== run 1 ==
==> flow/design.v (excerpt) <==
module top(input clk, rst_raw, up, left, right, down, 
           input [15:0]switches, output dp,a,b,c,d,e,f,g, output [3:0]anode,
           output load_done, output reg fsm_done);
Size: ~1,400 cells after synthesis, ~230 flip-flops, ~36 I/O pins, about 11,000 um^2 of cells after synthesis.
clock: 3.21 ns
lec_check: 0
abc_area: 1
cap_margin: 35
cell_pad_in_sites_detail_placement: 1
cell_pad_in_sites_global_placement: 2
core_margin: 2
core_utilization: 40
cts_cluster_size: 65
gpl_timing_driven: 0
place_density_lb_addon: 0.04
slew_margin: 20
run.sh (not shown) runs the stock make flow with config.mk's settings and CLKGATE_MAP_FILE=.
Run 1 was carried through to the last stage, and its layout satisfied the timing, DRC and antenna checks.
Here is what was changed in the inputs of run 2 compared with run 1.
Settings: clearing CELL_PAD_IN_SITES_GLOBAL_PLACEMENT, which used to be 2; swapping 65 for 19 in CTS_CLUSTER_SIZE; swapping 35 for 40 in CAP_MARGIN; clearing GPL_TIMING_DRIVEN, which used to be 0; clearing ABC_AREA, which used to be 1; clearing CELL_PAD_IN_SITES_DETAIL_PLACEMENT, which used to be 1; clearing PLACE_DENSITY_LB_ADDON, which used to be 0.04; swapping 40 for 71 in CORE_UTILIZATION; swapping 3.21 for 2.36 in the clock period (ns, I/O delays scaled along).
==> comparison <==
- [compare] base=run 1 new=run 2: chip area has decreased, final estimated routing congestion in global placement has increased.
- Taking run 1 as the reference, in run 2 count of unique library cells instantiated by Yosys increased 57%, total power per unit cell area increased 36%, switching power summed over all nets increased 34%.
- When run 2 is set beside run 1, its largest fanout on the critical path turns out to be 8 smaller.
- Between run 2 and run 1, multiplexer share of the synthesized area is higher for run 2, run 1 comes in under that.
- Relative to run 1, via count has increased by 2.9% in run 2.
- On simple-gate area share of the yosys netlist, the lower figure sits with run 2, not run 1.
- When the final numbers for run 2 and run 1 were put side by side, the minimum clock period turned out to be smaller in run 2.
- Per the final summary, run 2 finished and its layout is clean on timing, DRC and antenna.
- Looking at cell with the largest stage delay on the worst path, the sky130_fd_sc_hd__clkbuf_1 result is from run 1; the sky130_fd_sc_hd__fa_2 one comes from run 2.
- Synthesized cell count, run 2 and run 1: larger value in run 1
The following lists how run 3 was set up differently from run 2:
Settings: CTS_CLUSTER_SIZE: 19 -> unset; CORE_UTILIZATION: 71 -> 64; CAP_MARGIN: 40 -> 20; the clock period (ns, I/O delays scaled along): 2.36 -> 4.45.
## What came out
When run 3 is measured against run 2, its post-route fraction of the period consumed by the critical path turns out 28 points lower. Comparing run 2 and run 3, layout overhead on the synthesized area is higher on run 2. Run 3 against run 2: largest clock skew in the final design comparable; latest clock arrival within the worst-skew pair comparable; hold slack comparable; aggregate routed wire length now smaller. Half-perimeter wire length after placement delta for run 3 relative to run 2: 13% lower. Run 2 → run 3: final area down about 8%; part of the total power dissipated in the clock network up 0.8 points; global-route wire length before repair down 6.3 mm. Run 3: full flow OK, the timing, DRC and antenna checks passed.
diff inputs: run 3 => run 4
Settings: a change of CORE_UTILIZATION from 64 to 71; an added CTS_CLUSTER_SIZE of 19; a change of the clock period (ns, I/O delays scaled along) from 4.45 to 3.39.
Run 4 completed end to end with timing, DRC and antenna clean. Total number of vias in run 4 vs run 3: up about 4.4%. Run 4 ended with less tap cell count than run 3. Going from run 3 to run 4, per-cell via count in the routed design grew by a few percent. Between run 4 and run 3, cell area is higher for run 4, run 3 comes in under that. For the total power, run 4 came in about 30% higher than run 3 did. Per the comparison of run 4 with run 3, routed wire length went up about 6.4%, pin slew with the least headroom to its limit lower. Compared to run 3, run 4 has tightest hold margin 3.0 ps higher. Comparing run 3 against run 4, there is no change at all in number of buffers inserted to repair setup after CTS. [compare] base=run 3 new=run 4: via count of the first global-routing pass higher, net count after synthesis roughly the same.
What run 5 does differently from run 4 at the input level:
Settings: CAP_MARGIN now 0, was 20; CORE_UTILIZATION now 72, was 71; the clock period (ns, I/O delays scaled along) now 2.36, was 3.39.
### Flow results
Per the final summary, run 4 finished and its layout is clean on timing, DRC and antenna. Run 5: complete, dirty (negative setup slack). Measured against each other, run 5 and run 4 differ in sum of negative setup slack, the lower figure coming from run 5. A cell with the largest stage delay on the worst path of sky130_fd_sc_hd__fa_2 is what run 5 shows, while sky130_fd_sc_hd__a2111oi_0 belongs to run 4. Re number of flops mapped to enable cells by yosys: no difference whatsoever between run 4 and run 5. Run 4 → run 5: setup slack of the critical path after layout fell 610 ps, chip area from the yosys synthesis statistics about even, die size fell about 1.3%.
Input changes introduced in run 6 (baseline for comparison: run 5):
Settings: CORE_UTILIZATION now 40, was 72; CTS_CLUSTER_SIZE no longer set, was 19; CAP_MARGIN now 20, was 0; the clock period (ns, I/O delays scaled along) now 4.25, was 2.36.
[summary]
Run 6: all stages complete, timing, DRC and antenna checks passed
Going from run 5 to run 6, combinational share of power shrinks by 5.6 points.
From run 5 to run 6 the numbers moved as follows: proportion of synthesized chip area in sequential cells about even; net switching share of the total power fell 0.54 points; layout net count fell 8.6%; total routing resource utilization after global routing fell 15 points; area added between synthesis and finish fell 6.7 points.
Relative to run 5, clock share of power has gone up in run 6.
In the reports for run 5 and run 6, the larger placed instance count belongs to run 6.
Total power: run 6 below run 5
Global-route wire length before repair on run 6 is ahead of run 5.
In the flow results for run 5 and run 6, the number of gates resized after CTS is larger on run 5.

top again, from the RTL that the note above started with.
Settings: LEC_CHECK=0, CAP_MARGIN=0, CELL_PAD_IN_SITES_GLOBAL_PLACEMENT=2, CORE_ASPECT_RATIO=0.95, CORE_MARGIN=8, CORE_UTILIZATION=34, GPL_ROUTABILITY_DRIVEN=0, MAX_ROUTING_LAYER=met5, MIN_ROUTING_LAYER=met2, SETUP_SLACK_MARGIN=2.97, SLEW_MARGIN=20, TNS_END_PERCENT=45; clock period 10.0 ns.
The first run completed with no timing, DRC or antenna violations.
Rerun with:
CORE_UTILIZATION = 40   (was 34)
SETUP_SLACK_MARGIN = not set   (was 2.97)
TNS_END_PERCENT = not set   (was 45)
Result: The changed run finished with timing, DRC and antenna clean; design area goes down slightly; via count decreases slightly; count of clock-buffer cells in the layout is lower by 6; die area went down by roughly a tenth; area after synthesis does not change; first-iteration DRC count rises by well over a third; wire length drops by a few percent; hold slack gains 0.0049 ns.
Rerun with:
CAP_MARGIN = 10   (was 0)
CORE_UTILIZATION = 34   (was 40)
SETUP_SLACK_MARGIN = 2.97   (was not set)
SLEW_MARGIN = 25   (was 20)
TNS_END_PERCENT = 45   (was not set)
First-iteration DRC count drops by a quarter to a third. Final area climbs by a few percent. Via count stays flat. Worst setup slack degrades by 0.052 ns. Routed wire length climbs by a few percent.
Rerun with:
CAP_MARGIN = 20   (was 10)
CELL_PAD_IN_SITES_GLOBAL_PLACEMENT = not set   (was 2)
CORE_ASPECT_RATIO = not set   (was 0.95)
CORE_MARGIN = 2   (was 8)
CORE_UTILIZATION = 72   (was 34)
CTS_CLUSTER_SIZE = 10   (was not set)
GPL_ROUTABILITY_DRIVEN = not set   (was 0)
MAX_ROUTING_LAYER = not set   (was met5)
MIN_ROUTING_LAYER = not set   (was met2)
SETUP_SLACK_MARGIN = not set   (was 2.97)
SLEW_MARGIN = 20   (was 25)
TNS_END_PERCENT = not set   (was 45)
clock period = 2.43 ns   (was 10.0 ns; I/O delays follow)
=> Cell area increases by 2.6%; global-route usage grows by 10 points; wire length came out lower by 3.7%; non-clock buffer count increases by 110.
Rerun with:
CTS_CLUSTER_SIZE = 21   (was 10)
What happened: Now the flow completed, yet does not pass: negative setup slack. Count of clock-buffer cells in the layout fell by 5. Maximum frequency fell by a few percent. Via count barely changes. Combinational power rose by a few percent. Total power rose slightly. Design area rose slightly. Utilization rose by 0.35 points.
Rerun with:
CTS_CLUSTER_SIZE = 14   (was 21)
SETUP_SLACK_MARGIN = 1.5   (was not set)
clock period = 6.16 ns   (was 2.43 ns; I/O delays follow)
The changed run finished clean. Power came out lower by about 64%. Clock skew is about the same. Setup slack improves by 2.7 ns. Clock-buffer cell count came out lower by 3. Core utilization came out lower by 6.2 points. Design area came out lower by 7.1%. Synthesized cell count is unchanged.
Power is estimated from default activity; no workload was simulated.
